==> inputs of job 2293 <==
// CS
module CS(clk, reset, X, Y);
	input clk, reset; 
	input [7:0] X;
	output [9:0] Y;
	reg [9:0] X1,X2, X3, X4, X5, X6, X7, X8, X9;
	wire[9:0] avg_w;
	reg [9:0] avg;
	reg [9:0] appr;
	wire[9:0] Y_keep_w;
	reg [9:0] Y;
	reg [12:0] avg_dividend;
	reg [12:0] Y_dividend;
	reg [12:0] total_num;
	reg [9:0] least;
	wire [12:0] avg_dis = 13'd9;
	wire [12:0] Y_dis = 13'd8;
	always @(negedge clk) begin
		if(reset) begin
			X1 <= 0; X2 <= 0; X3 <= 0; X4 <= 0; X5 <= 0; X6 <= 0; X7 <= 0; X8 <= 0; X9 <= 0;
			avg_dividend <= 0;
			total_num <= 0;
		end  
		else begin 
			if (total_num < 9)
				total_num <= total_num + 1;
			X1 <= X2;
			X2 <= X3;
			X3 <= X4;
			X4 <= X5;
			X5 <= X6;
			X6 <= X7;
			X7 <= X8;
			X8 <= X9;
			X9 <= X;
			avg_dividend <= X2+X3+X4+X5+X6+X7+X8+X9+X; 	
		end  
	end  
	calc c1(avg_dividend, avg_dis, avg_w);
	always @(*) begin
		avg = avg_w;
		appr = X1;
		least = 1000;
		if( (avg >= X1) && (avg - X1) < least) begin
			appr = X1;
			least = avg - X1;
		end
		if(avg >= X2 && (avg - X2) < least) begin
			appr = X2;
			least = avg - X2;
		end
		if(avg >= X3 && (avg - X3) < least) begin
			appr = X3;
			least = avg - X3;
		end
		if(avg >= X4 && (avg - X4) < least) begin
			appr = X4;
			least = avg - X4;
		end
		if(avg >= X5 && (avg - X5) < least) begin
			appr = X5;
			least = avg - X5;
		end
		if(avg >= X6 && (avg - X6) < least) begin
			appr = X6;
			least = avg - X6;
		end
		if(avg >= X7 && (avg - X7) < least) begin
			appr = X7;
			least = avg - X7;
		end
		if(avg >= X8 && (avg - X8) < least) begin
  ...
export LEC_CHECK = 0
export ABC_AREA = 1
export CAP_MARGIN = 20
export CORE_ASPECT_RATIO = 1.54
export CORE_MARGIN = 2
export CORE_UTILIZATION = 72
export CTS_CLUSTER_DIAMETER = 348
export CTS_CLUSTER_SIZE = 97
export SETUP_SLACK_MARGIN = 2.93
export SLEW_MARGIN = 20
export TNS_END_PERCENT = 5
create_clock -name core_clock -period 30.5 [get_ports {clk}]
run.sh (not shown) runs the stock make flow with config.mk's settings and CLKGATE_MAP_FILE=.
==> job 8429 (differences from job 2293) <==
==> flow/config.mk (replaced) <==
export PLATFORM = sky130hd
export DESIGN_NAME = CS
export DESIGN_NICKNAME = CS
export VERILOG_FILES = /design/flow/design.v
export SDC_FILE = /design/flow/constraint.sdc
export NUM_CORES = 4
export LEC_CHECK = 0
export CAP_MARGIN = 20
export CORE_MARGIN = 2
export CORE_UTILIZATION = 40
export MAX_ROUTING_LAYER = met4
export SLEW_MARGIN = 20
export TNS_END_PERCENT = 85
==> flow/constraint.sdc (replaced) <==
create_clock -name core_clock -period 70.0 [get_ports {clk}]
set_input_delay 14.0000 -clock core_clock [delete_from_list [all_inputs] [get_ports {clk}]]
set_output_delay 14.0000 -clock core_clock [all_outputs]
set_load 0.01 [all_outputs]
==> comparison table <==
Arithmetic-cell share of the synthesized area counting full adders, half adders and majority gates: job 2293 0.2436; job 8429 0.2401
Post-synth area from yosys stat: job 2293 15,530 sq um; job 8429 15,880 sq um
Area share of and-or/or-and cells after synthesis: job 2293 0.1403; job 8429 0.2487
Total die size: job 2293 22,790 sq um; job 8429 41,310 sq um
Most frequently used cell type in the post-synthesis netlist: job 2293 sky130_fd_sc_hd__nand2_1; job 8429 sky130_fd_sc_hd__nor2_1
Starting density of the core: job 2293 0.7348; job 8429 0.4081
Instance count of the mapped netlist: job 2293 2,329; job 8429 1,987
Mux frac, synth: job 2293 0; job 8429 0.04766
Largest type area fraction: job 2293 0.1546; job 8429 0.1513
Result of the run: job 2293 stopped before the end; job 8429 complete, no violations
Stage where the flow stopped: job 2293 detailed placement (3_5_place_dp); job 8429 -
Basic Gates by Area: job 2293 0.3029; job 8429 0.2056
Seq/Total Area, Yosys: job 2293 0.1443; job 8429 0.1412
Horiz. Die Dim: job 2293 122.4 microns; job 8429 203.3 microns
RePlAce Congestion: job 2293 0.9999; job 8429 0.9540
Area fraction in xor and xnor cells: job 2293 0.05855; job 8429 0.05830

==> 11-17: inputs <==
==> flow/design.v <==
module CS(clk, reset, X, Y);
	input clk, reset; 
	input [7:0] X;
	output [9:0] Y;
	reg [9:0] X1,X2, X3, X4, X5, X6, X7, X8, X9;
	wire[9:0] avg_w;
	reg [9:0] avg;
	reg [9:0] appr;
	wire[9:0] Y_keep_w;
	reg [9:0] Y;
	reg [12:0] avg_dividend;
	reg [12:0] Y_dividend;
	reg [12:0] total_num;
	reg [9:0] least;
	wire [12:0] avg_dis = 13'd9;
	wire [12:0] Y_dis = 13'd8;
	always @(negedge clk) begin
		if(reset) begin
			X1 <= 0; X2 <= 0; X3 <= 0; X4 <= 0; X5 <= 0; X6 <= 0; X7 <= 0; X8 <= 0; X9 <= 0;
			avg_dividend <= 0;
			total_num <= 0;
		end  
		else begin 
			if (total_num < 9)
				total_num <= total_num + 1;
			X1 <= X2;
			X2 <= X3;
			X3 <= X4;
			X4 <= X5;
			X5 <= X6;
			X6 <= X7;
			X7 <= X8;
			X8 <= X9;
			X9 <= X;
			avg_dividend <= X2+X3+X4+X5+X6+X7+X8+X9+X; 	
		end  
	end  
	calc c1(avg_dividend, avg_dis, avg_w);
	always @(*) begin
		avg = avg_w;
		appr = X1;
		least = 1000;
		if( (avg >= X1) && (avg - X1) < least) begin
			appr = X1;
			least = avg - X1;
		end
		if(avg >= X2 && (avg - X2) < least) begin
			appr = X2;
			least = avg - X2;
		end
		if(avg >= X3 && (avg - X3) < least) begin
			appr = X3;
			least = avg - X3;
		end
		if(avg >= X4 && (avg - X4) < least) begin
			appr = X4;
			least = avg - X4;
		end
		if(avg >= X5 && (avg - X5) < least) begin
			appr = X5;
			least = avg - X5;
		end
		if(avg >= X6 && (avg - X6) < least) begin
			appr = X6;
			least = avg - X6;
		end
		if(avg >= X7 && (avg - X7) < least) begin
			appr = X7;
			least = avg - X7;
		end
		if(avg >= X8 && (avg - X8) < least) begin
			appr = X8;
			least = avg - X8;
		end
		if(avg >= X9 && (avg - X9) < least) begin
			appr = X9;
			least = avg - X9;
		end
		Y_dividend = avg_dividend + avg_dis*appr;
	end  
	calc c2(Y_dividend, Y_dis, Y_keep_w);	
	always @(posedge clk) begin
		if (total_num >= 9)
			Y <= Y_keep_w;
	end 
endmodule
module  calc
    #(parameter width=13)   
	(dividend, divisor, merchant);
	input [width-1:0]       dividend;   
	input [width-1:0]       divisor;   
	output [width-1:0]      merchant;   
	reg [width-1:0]     	temp_dividend;  
	reg [width-1:0]      	temp_divisor;  
	reg [2*width-1:0]    	temp_did;
	reg [2*width-1:0]   	temp_dis;
	reg [width-1:0]      	merchant;   
	reg [width-1:0]      	remainder;   
	integer 		i;
    always @(*) begin
		temp_dividend = dividend;
		temp_divisor = divisor;	
	end
    always @(*) begin
		temp_did = {{width{1'b0}}, temp_dividend};
		temp_dis = {temp_divisor, {width{1'b0}}};
		for(i = 0; i < width; i = i +1) begin
			temp_did = temp_did << 1;
			if(temp_did >= temp_dis) 
				temp_did = temp_did - temp_dis + 1'b1;
			else 
				temp_did = temp_did;
		end  
		merchant = temp_did[width-1:0];
		remainder = temp_did[width*2-1: width];
	end  
endmodule
==> flow/run.sh <==
#!/bin/bash
# the make line also repeats each setting of config.mk as NAME=value (left out here)
make -C /OpenROAD-flow-scripts/flow DESIGN_CONFIG=/design/flow/config.mk WORK_HOME=/design/flow/orfs CLKGATE_MAP_FILE= finish
==> flow/config.mk <==
export PLATFORM = sky130hd
export DESIGN_NAME = CS
export DESIGN_NICKNAME = CS
export VERILOG_FILES = /design/flow/design.v
export SDC_FILE = /design/flow/constraint.sdc
export NUM_CORES = 4
export LEC_CHECK = 0
export CAP_MARGIN = 20
export CELL_PAD_IN_SITES_DETAIL_PLACEMENT = 2
export CELL_PAD_IN_SITES_GLOBAL_PLACEMENT = 2
export CORE_MARGIN = 5
export CORE_UTILIZATION = 71
export CTS_CLUSTER_DIAMETER = 127
export CTS_CLUSTER_SIZE = 66
export GPL_ROUTABILITY_DRIVEN = 0
export MAX_ROUTING_LAYER = met4
export PLACE_DENSITY_LB_ADDON = 0.21
export SETUP_SLACK_MARGIN = 5.0
export SLEW_MARGIN = 20
export TNS_END_PERCENT = 60
==> flow/constraint.sdc <==
create_clock -name core_clock -period 63.8 [get_ports {clk}]
set_input_delay 12.7600 -clock core_clock [delete_from_list [all_inputs] [get_ports {clk}]]
set_output_delay 12.7600 -clock core_clock [all_outputs]
set_load 0.01 [all_outputs]
==> inputs of 09-11, as changes to 11-17 <==
Settings changed: CELL_PAD_IN_SITES_DETAIL_PLACEMENT 2 to not set, CELL_PAD_IN_SITES_GLOBAL_PLACEMENT 2 to 0, CORE_MARGIN 5 to 2, CORE_UTILIZATION 71 to 72, CTS_CLUSTER_DIAMETER 127 to not set, CTS_CLUSTER_SIZE 66 to 81, PLACE_DENSITY_LB_ADDON 0.21 to 0.04, SETUP_SLACK_MARGIN 5.0 to -2.0.
==> inputs of 08-13, as changes to 11-17 <==
Settings changed: CELL_PAD_IN_SITES_DETAIL_PLACEMENT 2 to not set, CELL_PAD_IN_SITES_GLOBAL_PLACEMENT 2 to 0, CORE_MARGIN 5 to 2, CORE_UTILIZATION 71 to 72, CTS_CLUSTER_DIAMETER 127 to not set, HOLD_SLACK_MARGIN set to -0.09, PLACE_DENSITY_LB_ADDON 0.21 to 0.04, SETUP_SLACK_MARGIN 5.0 to 1.87.
==> inputs of 09-28, as changes to 11-17 <==
Settings changed: ABC_AREA set to 1, CELL_PAD_IN_SITES_DETAIL_PLACEMENT 2 to not set, CELL_PAD_IN_SITES_GLOBAL_PLACEMENT 2 to 3, CORE_UTILIZATION 71 to 41, CTS_CLUSTER_DIAMETER 127 to 157, CTS_CLUSTER_SIZE 66 to 98, HOLD_SLACK_MARGIN set to 0.3, PLACE_DENSITY_LB_ADDON 0.21 to 0.04, SETUP_SLACK_MARGIN 5.0 to -1.89, TNS_END_PERCENT 60 to 5.
==> metrics.sh <==
RUN_STATUS='did not finish'
STOP_STAGE='global placement without I/O (3_1_place_gp_skip_io)'
FIRSTERROR='[ERROR FLW-0024] Place density exceeds 1.0 (current PLACE_DENSITY_LB_ADDON =  0.21). Please check if the value of  PLACE_DENSITY_LB_ADDON is between 0 and 0.99.'
SYNTHESIS.AREA_UM2=15900
DIE_X_SIZE_UM=160
COMMON_CELLS='nor2_1 (197), ha_1 (192), inv_1 (178), a21oi_1 (126), nand2_1 (114)'
YS_TOP_LOGIC_FAMILY='AND-OR/OR-AND gates'
(the above is from 11-17)
==> metrics.sh <==
COMMON_CELLS='nor2_1 (197), ha_1 (192), inv_1 (178), a21oi_1 (126), nand2_1 (114)'
RUN_STATUS='did not finish'
SYNTHESIS.AREA_UM2=15900
CTS-ROOT-TO-SINK-BUFFERS=2
STOP_STAGE='global routing (5_1_grt)'
YS_TOP_LOGIC_FAMILY='AND-OR/OR-AND gates'
DIE_HEIGHT_UM=153
FIRSTERROR='[ERROR GRT-0232] Routing congestion too high. Check the congestion heatmap in the GUI.'
SYNTH-ADDER-AREA-SHARE_PCT=24.0
PLACED_CELLS_INCL_TAPS=2312
NUM_ROWS=54
GRT_USE_MET1_PCT=88.7
(the above is from 08-13)
==> metrics.sh <==
RUN_STATUS='no timing/DRC/antenna violations'
CP_SLOWEST_CELL='fa_1'
FLOP_CELL='dfxtp_1'
LAYOUT.AREA.SEQ_UM2=2240
NNONCLKBUFFERS=50
COMMON_CELLS='nand2_1 (512), inv_1 (387), nor2_1 (213), ha_1 (192), o21ai_0 (143)'
YS_TOP_LOGIC_FAMILY='simple AND/OR/NAND/NOR gates'
ROUTE.ANTENNA.REMAINING_NETS=0
DIE_X_SIZE_UM=205
COUNT_OF_BUFFERS_FROM_PORT_BUFFERING=19
(the above is from 09-28)
==> metrics.sh <==
COMMON_CELLS='nor2_1 (197), ha_1 (192), inv_1 (178), a21oi_1 (126), nand2_1 (114)'
RUN_STATUS='failed layout checks'
SYNTHESIS.AREA_UM2=15900
SETUP_SLACK_NS=-1.25
FINALSETUPVIOLATIONS=3
MIN_FROM='total_num[12]'
FAILED_CHECKS='negative setup slack'
CLK_LATENCY_NS=0.46
YOSYS.CELL_TYPES.COUNT=112
YS_TOP_LOGIC_FAMILY='AND-OR/OR-AND gates'
FLOORPLAN.IO_PINS=20
SYNTH.YOSYS.WARNINGS=4
DIE_X_SIZE_UM=153
(the above is from 09-11)

==> inputs of trial 83 <==
RTL: the design.v shown in full above, as it stands there.
Settings: LEC_CHECK=0, ABC_AREA=0, CAP_MARGIN=20, CORE_ASPECT_RATIO=1.19, CORE_MARGIN=5, CORE_UTILIZATION=72, CTS_CLUSTER_SIZE=98, PLACE_DENSITY=0.42, SLEW_MARGIN=20, TNS_END_PERCENT=15; clock period 70.0 ns.
==> trial 65 (differences from trial 83) <==
==> flow/config.mk (replaced) <==
export PLATFORM = sky130hd
export DESIGN_NAME = CS
export DESIGN_NICKNAME = CS
export VERILOG_FILES = /design/flow/design.v
export SDC_FILE = /design/flow/constraint.sdc
export NUM_CORES = 4
export LEC_CHECK = 0
export ABC_AREA = 1
export CAP_MARGIN = 20
export CORE_MARGIN = 2
export CORE_UTILIZATION = 71
export CTS_CLUSTER_SIZE = 36
export PLACE_DENSITY_LB_ADDON = 0.28
export SLEW_MARGIN = 20
==> flow/constraint.sdc (replaced) <==
create_clock -name core_clock -period 56.8 [get_ports {clk}]
set_input_delay 11.3600 -clock core_clock [delete_from_list [all_inputs] [get_ports {clk}]]
set_output_delay 11.3600 -clock core_clock [all_outputs]
set_load 0.01 [all_outputs]
==> impl_metrics.tcl <==
# place-and-route summary
set metrics [dict create \
    outcome "failed layout checks" \
    so.violations "negative setup slack" \
    holdWs_ns 0.424 \
    antenna_found_initial 0 \
    gr-usage-met3_pct 7.33 \
    row_count 54 \
    log.warning_count 128 \
    core_um2 21600 \
    setup_viol 2 \
    clk_latency_ns 0.48 \
    fin_ws_ns -0.772 \
    inv_count 407 \
]
That was trial 65.
==> impl_metrics.tcl <==
# place-and-route summary
set metrics [dict create \
    outcome "no timing/DRC/antenna violations" \
    place_congestion 1.00 \
    maxUsedRoutingLayer "met5" \
    clk_latency_ns 0.46 \
    finalHoldViolCount 0 \
    inv_count 186 \
    row_count 59 \
    dp_cells 2288 \
    holdWs_ns 0.464 \
    nets 2448 \
    antenna_found_initial 2 \
    setup_viol 0 \
    gr-usage-met3_pct 6.79 \
    log.warning_count 130 \
    drt_wl_total_mm 51.2 \
    crit_path_end "Y[0]$_SDFFCE_PN0P_" \
]
That was trial 83.

==> run R <==
// CS: RTL as listed in full above, without the edits since
clock: 70.0 ns
lec_check: 0
abc_area: 1
cap_margin: 20
core_margin: 3
core_utilization: 40
cts_cluster_size: 35
gpl_routability_driven: 0
gpl_timing_driven: 0
hold_slack_margin: 0.26
max_routing_layer: met4
min_routing_layer: met1
slew_margin: 5
tns_end_percent: 85
==> run Y (differences from run R) <==
Settings changed: ABC_AREA 1 to default, CORE_MARGIN 3 to 2, CORE_UTILIZATION 40 to 72, CTS_CLUSTER_SIZE 35 to 50, GPL_ROUTABILITY_DRIVEN 0 to default, GPL_TIMING_DRIVEN 0 to default, HOLD_SLACK_MARGIN 0.26 to default, MAX_ROUTING_LAYER met4 to default, MIN_ROUTING_LAYER met1 to default, SETUP_SLACK_MARGIN from default to 3.12, SLEW_MARGIN 5 to 20, TNS_END_PERCENT 85 to default.
==> flow/constraint.sdc (replaced) <==
create_clock -name core_clock -period 11.8 [get_ports {clk}]
set_input_delay 2.3600 -clock core_clock [delete_from_list [all_inputs] [get_ports {clk}]]
set_output_delay 2.3600 -clock core_clock [all_outputs]
set_load 0.01 [all_outputs]
==> run Z (differences from run R) <==
Settings changed: ABC_AREA 1 to 0, CORE_ASPECT_RATIO from default to 1.19, CORE_MARGIN 3 to 5, CORE_UTILIZATION 40 to 33, CTS_CLUSTER_SIZE 35 to 98, GPL_ROUTABILITY_DRIVEN 0 to default, GPL_TIMING_DRIVEN 0 to default, HOLD_SLACK_MARGIN 0.26 to default, MAX_ROUTING_LAYER met4 to default, MIN_ROUTING_LAYER met1 to default, PLACE_DENSITY from default to 0.38, SLEW_MARGIN 5 to 20, TNS_END_PERCENT 85 to 15.
==> run M (differences from run R) <==
Settings changed: ABC_AREA 1 to default, CORE_MARGIN 3 to 2, CORE_UTILIZATION 40 to 15, CTS_CLUSTER_SIZE 35 to default, GPL_ROUTABILITY_DRIVEN 0 to default, GPL_TIMING_DRIVEN 0 to default, HOLD_SLACK_MARGIN 0.26 to default, MAX_ROUTING_LAYER met4 to default, MIN_ROUTING_LAYER met1 to default, SLEW_MARGIN 5 to 20, TNS_END_PERCENT 85 to default.
==> flow/constraint.sdc (replaced) <==
create_clock -name core_clock -period 86.2 [get_ports {clk}]
set_input_delay 17.2400 -clock core_clock [delete_from_list [all_inputs] [get_ports {clk}]]
set_output_delay 17.2400 -clock core_clock [all_outputs]
set_load 0.01 [all_outputs]
==> summary of the runs <==
Run R ran to the end with no violations. Run Y died in detailed placement. Run Z ran to the end with no violations. Run M produced a clean layout.
Clock skew, lowest first: run M, run Z, run R.
The lowest design area belongs to run R, the highest to run Z.
Final cell count, lowest first: run Z, run R, run M.
The highest via count belongs to run R, the lowest to run M.
Synthesized cell count: run M is lower than run R (15%).
In area after synthesis, run M and run Z do not differ.
Count of clock-buffer cells in the layout is the same in run Z and run M.
